==> run M <==
==> flow/design.v <==
module alu(opcode, operand_1, operand_2, result, nzcv_old, nzcv, c_from_shifter, isWriteback);
parameter N = 32; 
input[3:0] opcode;	 
input wire [N-1:0] operand_1;  
input wire [N-1:0] operand_2;
input wire[3:0] nzcv_old;  
input wire c_from_shifter; 
output reg isWriteback;  
output reg[N-1:0] result;  
output reg [3:0] nzcv; 	 
reg cin;
reg cout;
reg[N-1:0] neg;
always @(*) begin
	cin = 0;
	cout = 0;
	neg = 0;
	nzcv= nzcv_old;
	case(opcode)
		4'd0: begin
			result = operand_1 & operand_2;
			nzcv[1] = c_from_shifter;
			isWriteback = 1;
		end
		4'd1: begin
			result = operand_1 ^ operand_2;
			isWriteback = 1;
			nzcv[1] = c_from_shifter;
		end
		4'd2: begin
			neg = -operand_2;
			{cin, result[N-2:0]} = operand_1[N-2:0]+neg[N-2:0]; 
			{cout, result[N-1]} = cin+ operand_1[N-1]+neg[N-1];
			nzcv[1]  = cout;	 
			nzcv[0] = cin^cout;  
			isWriteback = 1;
		end
		4'd3: begin
			neg = -operand_1;
			{cin, result[N-2:0]} = operand_2[N-2:0]+neg[N-2:0]; 
			{cout, result[N-1]} = cin+ operand_2[N-1]+neg[N-1];
			nzcv[1]  = cout;	 
			nzcv[0] = cin^cout;  
			isWriteback = 1;
		end
		4'd4: begin
			{cin, result[N-2:0]} = operand_1[N-2:0]+operand_2[N-2:0]; 
			{cout, result[N-1]} = cin+ operand_1[N-1]+operand_2[N-1];
			nzcv[1]  = cout;	 
			nzcv[0] = cin^cout;  
			isWriteback = 1;
		end
		4'd5: begin
			{cin, result[N-2:0]} = operand_1[N-2:0]+operand_2[N-2:0]+nzcv_old[1]; 
			{cout, result[N-1]} = cin+ operand_1[N-1]+operand_2[N-1];
			nzcv[1]  = cout;	 
			nzcv[0] = cin^cout;  
			isWriteback = 1;
		end
		4'd6: begin
			neg = -operand_2;
			{cin, result[N-2:0]} = operand_1[N-2:0]+neg[N-2:0]+nzcv_old[1]-1; 
			{cout, result[N-1]} = cin+ operand_1[N-1]+neg[N-1];
			nzcv[1]  = cout;	 
			nzcv[0] = cin^cout;  
			isWriteback = 1;
		end
		4'd7: begin
			neg = -operand_1;
			{cin, result[N-2:0]} = operand_2[N-2:0]+neg[N-2:0]+nzcv_old[1]-1; 
			{cout, result[N-1]} = cin+ operand_2[N-1]+neg[N-1];
			nzcv[1]  = cout;	 
			nzcv[0] = cin^cout;  
			isWriteback = 1;
		end
		4'd8: begin
			result = operand_1 & operand_2;
			isWriteback = 0;
			nzcv[1] = c_from_shifter;
		end
		4'd9: begin
			result = operand_1 ^ operand_2;
			isWriteback = 0;
			nzcv[1] = c_from_shifter;
		end
		4'd10: begin
			neg = -operand_2;
			{cin, result[N-2:0]} = operand_1[N-2:0]+neg[N-2:0]; 
			{cout, result[N-1]} = cin+ operand_1[N-1]+neg[N-1];
			nzcv[1]  = cout;	 
			nzcv[0] = cin^cout;  
			isWriteback = 0;
		end
		4'd11: begin
			{cin, result[N-2:0]} = operand_1[N-2:0]+operand_2[N-2:0]; 
			{cout, result[N-1]} = cin+ operand_1[N-1]+operand_2[N-1];
			nzcv[1]  = cout;	 
			nzcv[0] = cin^cout;  
			isWriteback = 0;
		end
		4'd12: begin
			result = operand_1 | operand_2;
			isWriteback = 1;
			nzcv[1] = c_from_shifter;
		end
		4'd13: begin
			result = operand_2;
			isWriteback = 1;
			nzcv[1] =c_from_shifter;
		end
		4'd14: begin
			result = operand_1 & (~operand_2);
			isWriteback = 1;
			nzcv[1] =c_from_shifter;
		end
		4'd15: begin
			result = ~operand_2;
			isWriteback = 1;
			nzcv[1] = c_from_shifter;
		end
	endcase
	nzcv[3] = result[N-1]; 	 
	nzcv[2] = (result == 0);  
end
endmodule
module bshift(instr_bit_25,imm_value, Rm, Rs, operand2, cin, c_to_alu, direct_data, use_shifter);
	parameter n=32;
	input [n-1:0] direct_data;
	input use_shifter;
	input instr_bit_25;  
	input [11:0] imm_value;  
	input [n-1:0] Rm;
	input [n-1:0] Rs;
	output [n-1:0] operand2;  
	input cin;
	output reg c_to_alu;
	wire instr_bit_25;
	wire [11:0] imm_value;
	reg [n-1:0] in;
	reg [n-1:0] out;
	reg [7:0] shiftby;  
	reg [n-1:0] junk;
	assign operand2 =(use_shifter==1)?out:direct_data ;
	always @* begin 
		in = 0;
		shiftby = 0;
		junk = 0;
		out = 0;
		c_to_alu = 0;
		if (instr_bit_25) begin
			in[n-1:8] = 0;
			in[7:0] = imm_value[7:0];
			shiftby[0]=0;
			shiftby[7:4]=4'd0;
			shiftby[4:1] = imm_value[11:8];
			{junk,out} = {in,in} >> shiftby[7:0];
			if(shiftby[7:0]==0) c_to_alu = cin;
			else c_to_alu = out[31];
		end
		else begin  
			if(imm_value[6:4] == 0) begin
				in = Rm;
				{c_to_alu,out} = {cin ,in} << imm_value[11:7];
			end
			if(imm_value[6:4] == 3'd1) begin
				in = Rm;
				shiftby[7:0] = Rs[7:0];
				{c_to_alu,out} = {cin,in} << shiftby[7:0];
			end
			if(imm_value[6:4] == 3'd2) begin
				in = Rm;
				{out, c_to_alu} = {in,cin} >> imm_value[11:7];
			end
			if(imm_value[6:4] == 3'd3) begin
				in = Rm;
				shiftby[7:0] = Rs[7:0];
				{out, c_to_alu} = {in,cin} >> shiftby[7:0];
			end
			if(imm_value[6:4] == 3'd4) begin
				in = Rm;
				if(in[n-1]){junk,out, c_to_alu} = {32'hFFFFFFFF,in,cin} >> imm_value[11:7];
				else {out, c_to_alu} = {in,cin} >> imm_value[11:7];
			end
			if(imm_value[6:4] == 3'd5) begin
				in = Rm;
				shiftby[7:0] = Rs[7:0];
				if(in[n-1]) {junk,out, c_to_alu} = {32'hFFFFFFFF,in,cin} >> shiftby[7:0];
				else {out,c_to_alu} = {in,cin} >> shiftby[7:0];
			end
			if((imm_value[6:4] == 3'd6)&&(imm_value[11:7]!=5'd0)) begin
				in = Rm;
				{junk,out,c_to_alu} = {in,in,cin} >> imm_value[11:7];
			end
			if(imm_value[6:4] == 3'd7) begin
				in=Rm;
				shiftby[7:0] = Rs[7:0];
				{junk,out,c_to_alu} = {in,in,cin} >> shiftby[4:0];  
			end
			if((imm_value[6:4] == 3'd6)&&(imm_value[11:7]==5'd0)) begin
				in= Rm;
				{out, c_to_alu} = {cin, in};
			end
		end
	end
endmodule 
module cond ( nzcv,  condition_code, will_this_be_executed);
input wire[3:0] nzcv;
input wire[3:0] condition_code;
output reg will_this_be_executed;
always @* begin
case(condition_code)
	0: begin	 
	if(nzcv[2] == 1)  will_this_be_executed = 1;
	else will_this_be_executed = 0;	
	end
	1: begin  
	if(nzcv[2] == 0)  will_this_be_executed = 1;
	else will_this_be_executed = 0;	
	end
	2: begin  
	if(nzcv[1] == 1)  will_this_be_executed = 1;
	else will_this_be_executed = 0;	
	end	
	3: begin  
	if(nzcv[1] == 0)  will_this_be_executed = 1;
	else will_this_be_executed = 0;	
	end	
	4: begin  
	if(nzcv[3] == 1)  will_this_be_executed = 1;
	else will_this_be_executed = 0;	
	end	
	5: begin  
	if(nzcv[3] == 0)  will_this_be_executed = 1;
	else will_this_be_executed = 0;	
	end	
	6: begin  
	if(nzcv[0] == 1)  will_this_be_executed = 1;
	else will_this_be_executed = 0;	
	end	
	7: begin  
	if(nzcv[0] == 0)  will_this_be_executed = 1;
	else will_this_be_executed = 0;	
	end	
	8: begin  
	if(nzcv[1] == 1 && nzcv[2] == 0)  will_this_be_executed = 1;
	else will_this_be_executed = 0;	
	end	
	9: begin  
	if(nzcv[1] == 0 && nzcv[2] == 1)  will_this_be_executed = 1;
	else will_this_be_executed = 0;	
	end	
	10: begin  
	if(nzcv[3] == nzcv[0])  will_this_be_executed = 1;
	else will_this_be_executed = 0;	
	end	
	11: begin  
	if(nzcv[3] != nzcv[0])  will_this_be_executed = 1;
	else will_this_be_executed = 0;	
	end	
	12: begin  
	if(nzcv[2] == 0 && nzcv[3] == nzcv[0])  will_this_be_executed = 1;
	else will_this_be_executed = 0;	
	end	
	13: begin  
	if(nzcv[2] == 0 || nzcv[3] != nzcv[0])  will_this_be_executed = 1;
	else will_this_be_executed = 0;	
	end	
	14: begin  
	will_this_be_executed = 1;	
	end	
	15: begin  
	will_this_be_executed = 1;
	end
endcase
end
endmodule
module multiplier(    Rs, Rm, result  );
parameter N = 32; 
output wire[N-1:0] result;
input wire[N-1:0] Rs;
input wire[N-1:0] Rm;
assign result = Rm*Rs;
endmodule
module inst_decode(ir, instr_type);
input wire [31:0] ir;
output reg[3:0] instr_type;
always@* begin
	instr_type = 9;
	if(ir[27] == 1 && ir[26] ==1) instr_type = 12;
	if(ir[27] == 1 && ir[26] == 0) begin
		if(ir[25] == 0) instr_type = 10;
		else if(ir[25] == 1) instr_type = 11;
	end
	if(ir[27] == 0 && ir[26] == 1) begin
		if(ir[25] == 0) instr_type = 8;
		else begin
			if(ir[4] == 1) instr_type = 9;
			if(ir[4] == 0) instr_type = 8;
		end
	end
	if(ir[27] == 0 && ir[26] == 0) begin
		if(ir[25] == 1) instr_type = 7;
		else begin
			if(ir[11:8] == 4'b1111 && ir[7:4] == 4'b0001) instr_type = 2;
			else if( (( ir[7] ==1) && (ir[4] == 1)) == 0) instr_type = 7;
			else if( ir[6] == 1) instr_type = 6;
			else if( ir[6] == 0 && ir[5] == 1 && ir[22] == 1) instr_type = 5;
			else if( ir[6] == 0 && ir[5] == 1 && ir[22] == 1) instr_type = 4;
			else if( ir[6] == 0 && ir[5] == 0 && ir[24] == 1) instr_type = 3;
			else if( ir[6] == 0 && ir[5] == 0 && ir[24] == 0 && ir[23] ==1) instr_type = 1;
			else if( ir[6] == 0 && ir[5] == 0 && ir[24] == 0 && ir[23] ==0) instr_type = 0;
		end
	end
end
endmodule
module arm7_execute (
	input             clk,
	input      [31:0] instr_i,   
	input      [31:0] rn_i,      
	input      [31:0] rd_i,      
	input      [31:0] rs_i,      
	input      [31:0] rm_i,      
	input      [31:0] pc_i,      
	input      [3:0]  nzcv_i,    
	output reg [31:0] result_o,
	output reg [3:0]  nzcv_o,
	output reg        wb_o,
	output reg        exec_o
);
localparam T_MULTIPLY          = 4'd0;
localparam T_DATA_PROCESSING   = 4'd7;
localparam T_LOAD_STORE        = 4'd8;
localparam T_BRANCH            = 4'd11;
localparam OP_SUB              = 4'd2;
localparam OP_ADD              = 4'd4;
reg [31:0] instr_q, rn_q, rd_q, rs_q, rm_q, pc_q;
reg [3:0]  nzcv_q;
always @(posedge clk) begin
	instr_q <= instr_i;
	rn_q    <= rn_i;
	rd_q    <= rd_i;
	rs_q    <= rs_i;
	rm_q    <= rm_i;
	pc_q    <= pc_i;
	nzcv_q  <= nzcv_i;
end
wire [3:0]  instr_type;
wire [31:0] mult_result;
wire [31:0] shifter_result;
wire        c_to_alu;
wire [31:0] alu_result;
wire [3:0]  alu_nzcv;
wire        alu_is_writeback;
wire        will_this_be_executed;
reg        use_shifter;
reg [31:0] alu_operand_1;
reg [31:0] alu_operand_2;
reg [3:0]  alu_opcode;
inst_decode InstructionDecoder(
	.ir(instr_q),
	.instr_type(instr_type)
);
multiplier Multiplier(
	.Rs(rs_q),
	.Rm(rm_q),
	.result(mult_result)
);
always @(*) begin
	alu_operand_2 = 0;
	case (instr_type)
		T_DATA_PROCESSING: begin
			alu_operand_1 = rn_q;
			use_shifter = 1;
			alu_opcode = instr_q[24:21];
		end
		T_MULTIPLY: begin
			alu_operand_1 = (instr_q[21] == 1) ? rd_q : 32'd0;	 
			alu_operand_2 = mult_result;
			use_shifter = 0;
			alu_opcode = OP_ADD;
		end
		T_BRANCH: begin
			alu_operand_1 = pc_q - 4;
			alu_operand_2 = (instr_q[23] == 1) ? {6'b111111, instr_q[23:0], 2'b00} : {6'b000000, instr_q[23:0], 2'b00};
			use_shifter = 0;
			alu_opcode = OP_ADD;
		end
		T_LOAD_STORE: begin
			alu_operand_1 = rn_q;
			use_shifter = 1;
			alu_opcode = (instr_q[23] == 1) ? OP_ADD : OP_SUB;
		end
		default: begin
			alu_operand_1 = rn_q;
			use_shifter = 1;
			alu_opcode = OP_ADD;
		end
	endcase
end
bshift BarrelShifter(
	.instr_bit_25(instr_q[25]),
	.imm_value(instr_q[11:0]),
	.Rs(rs_q),
	.Rm(rm_q),
	.cin(nzcv_q[1]),
	.direct_data(alu_operand_2),
	.use_shifter(use_shifter),
	.operand2(shifter_result),
	.c_to_alu(c_to_alu)
);
alu ALU(
	.opcode(alu_opcode),
	.operand_1(alu_operand_1),
	.operand_2(shifter_result),
	.nzcv_old(nzcv_q),
	.c_from_shifter(c_to_alu),
	.result(alu_result),
	.nzcv(alu_nzcv),
	.isWriteback(alu_is_writeback)
);
cond conditionFieldChecker(
	.nzcv(nzcv_q),
	.condition_code(instr_q[31:28]),
	.will_this_be_executed(will_this_be_executed)
);
always @(posedge clk) begin
	result_o <= alu_result;
	nzcv_o   <= alu_nzcv;
	wb_o     <= alu_is_writeback;
	exec_o   <= will_this_be_executed;
end
endmodule
==> flow/run.sh <==
#!/bin/bash
# the make line also repeats each setting of config.mk as NAME=value (left out here)
make -C /OpenROAD-flow-scripts/flow DESIGN_CONFIG=/design/flow/config.mk WORK_HOME=/design/flow/orfs CLKGATE_MAP_FILE= finish
==> flow/config.mk <==
export PLATFORM = sky130hd
export DESIGN_NAME = arm7_execute
export DESIGN_NICKNAME = arm7_execute
export VERILOG_FILES = /design/flow/design.v
export SDC_FILE = /design/flow/constraint.sdc
export NUM_CORES = 4
export LEC_CHECK = 0
export ABC_AREA = 1
export CAP_MARGIN = 20
export CORE_ASPECT_RATIO = 1.8
export CORE_MARGIN = 10
export CORE_UTILIZATION = 47
export CTS_CLUSTER_DIAMETER = 297
export CTS_CLUSTER_SIZE = 99
export GPL_ROUTABILITY_DRIVEN = 0
export GPL_TIMING_DRIVEN = 1
export HOLD_SLACK_MARGIN = 0.24
export PLACE_DENSITY_LB_ADDON = 0.01
export SETUP_SLACK_MARGIN = -0.6
export SLEW_MARGIN = 20
export TNS_END_PERCENT = 60
==> flow/constraint.sdc <==
create_clock -name core_clock -period 13.8 [get_ports {clk}]
set_input_delay 2.7600 -clock core_clock [delete_from_list [all_inputs] [get_ports {clk}]]
set_output_delay 2.7600 -clock core_clock [all_outputs]
set_load 0.01 [all_outputs]
==> run X: changes against run M <==
ABC_AREA = unset   (was 1)
CORE_ASPECT_RATIO = unset   (was 1.8)
CORE_MARGIN = 2   (was 10)
CORE_UTILIZATION = 40   (was 47)
CTS_CLUSTER_DIAMETER = unset   (was 297)
CTS_CLUSTER_SIZE = unset   (was 99)
GPL_ROUTABILITY_DRIVEN = unset   (was 0)
GPL_TIMING_DRIVEN = unset   (was 1)
HOLD_SLACK_MARGIN = unset   (was 0.24)
PLACE_DENSITY_LB_ADDON = unset   (was 0.01)
SETUP_SLACK_MARGIN = unset   (was -0.6)
TNS_END_PERCENT = unset   (was 60)
==> flow/constraint.sdc (replaced) <==
create_clock -name core_clock -period 13.0 [get_ports {clk}]
set_input_delay 2.6000 -clock core_clock [delete_from_list [all_inputs] [get_ports {clk}]]
set_output_delay 2.6000 -clock core_clock [all_outputs]
set_load 0.01 [all_outputs]
==> run Y: changes against run M <==
ABC_AREA = unset   (was 1)
CORE_ASPECT_RATIO = unset   (was 1.8)
CORE_MARGIN = 2   (was 10)
CORE_UTILIZATION = 61   (was 47)
CTS_CLUSTER_DIAMETER = unset   (was 297)
CTS_CLUSTER_SIZE = unset   (was 99)
GPL_ROUTABILITY_DRIVEN = unset   (was 0)
GPL_TIMING_DRIVEN = unset   (was 1)
HOLD_SLACK_MARGIN = 0.3   (was 0.24)
PLACE_DENSITY_LB_ADDON = unset   (was 0.01)
SETUP_SLACK_MARGIN = -0.69   (was -0.6)
TNS_END_PERCENT = unset   (was 60)
==> flow/constraint.sdc (replaced) <==
create_clock -name core_clock -period 10.1 [get_ports {clk}]
set_input_delay 2.0200 -clock core_clock [delete_from_list [all_inputs] [get_ports {clk}]]
set_output_delay 2.0200 -clock core_clock [all_outputs]
set_load 0.01 [all_outputs]
==> results <==
metric	run M	run X	run Y
Outcome	aborted with a tool error	timing/DRC/antenna clean	aborted with a tool error
Last stage reached	5_1_grt	-	5_1_grt
Cell count after placement	8682	7246	7515
Fp_density	47.4%	40.4%	61.6%
Standard-cell row count	153	121	98
Xor/xnor cell area share of the yosys netlist	4.45%	5.65%	5.65%
Post-cts gate resize count	0	0	167
Multiplexer share of the synthesized area	0.131%	4.53%	4.53%
Unique cell type count in the Yosys netlist	68	114	114
Number of nets produced by synthesis	8314	6541	6541
Gate count of the mapped netlist	7413	5640	5640
Share of synthesized cell area in and, or, nand and nor gates	35.9%	21.8%	21.8%
Number of setup buffers added after CTS	0	0	56
Die Ht	438 um	336 um	273 um
Core Footprint	0.0965 mm^2	0.109 mm^2	0.0715 mm^2
Share of synthesized cell area in full adder, half adder and majority cells	26.1%	27.1%	27.1%
Die area	0.111 mm^2	0.113 mm^2	0.0743 mm^2
Post-synth design cell area	0.0457 mm^2	0.0440 mm^2	0.0440 mm^2
Post-synth area from yosys stat	0.0457 mm^2	0.0440 mm^2	0.0440 mm^2
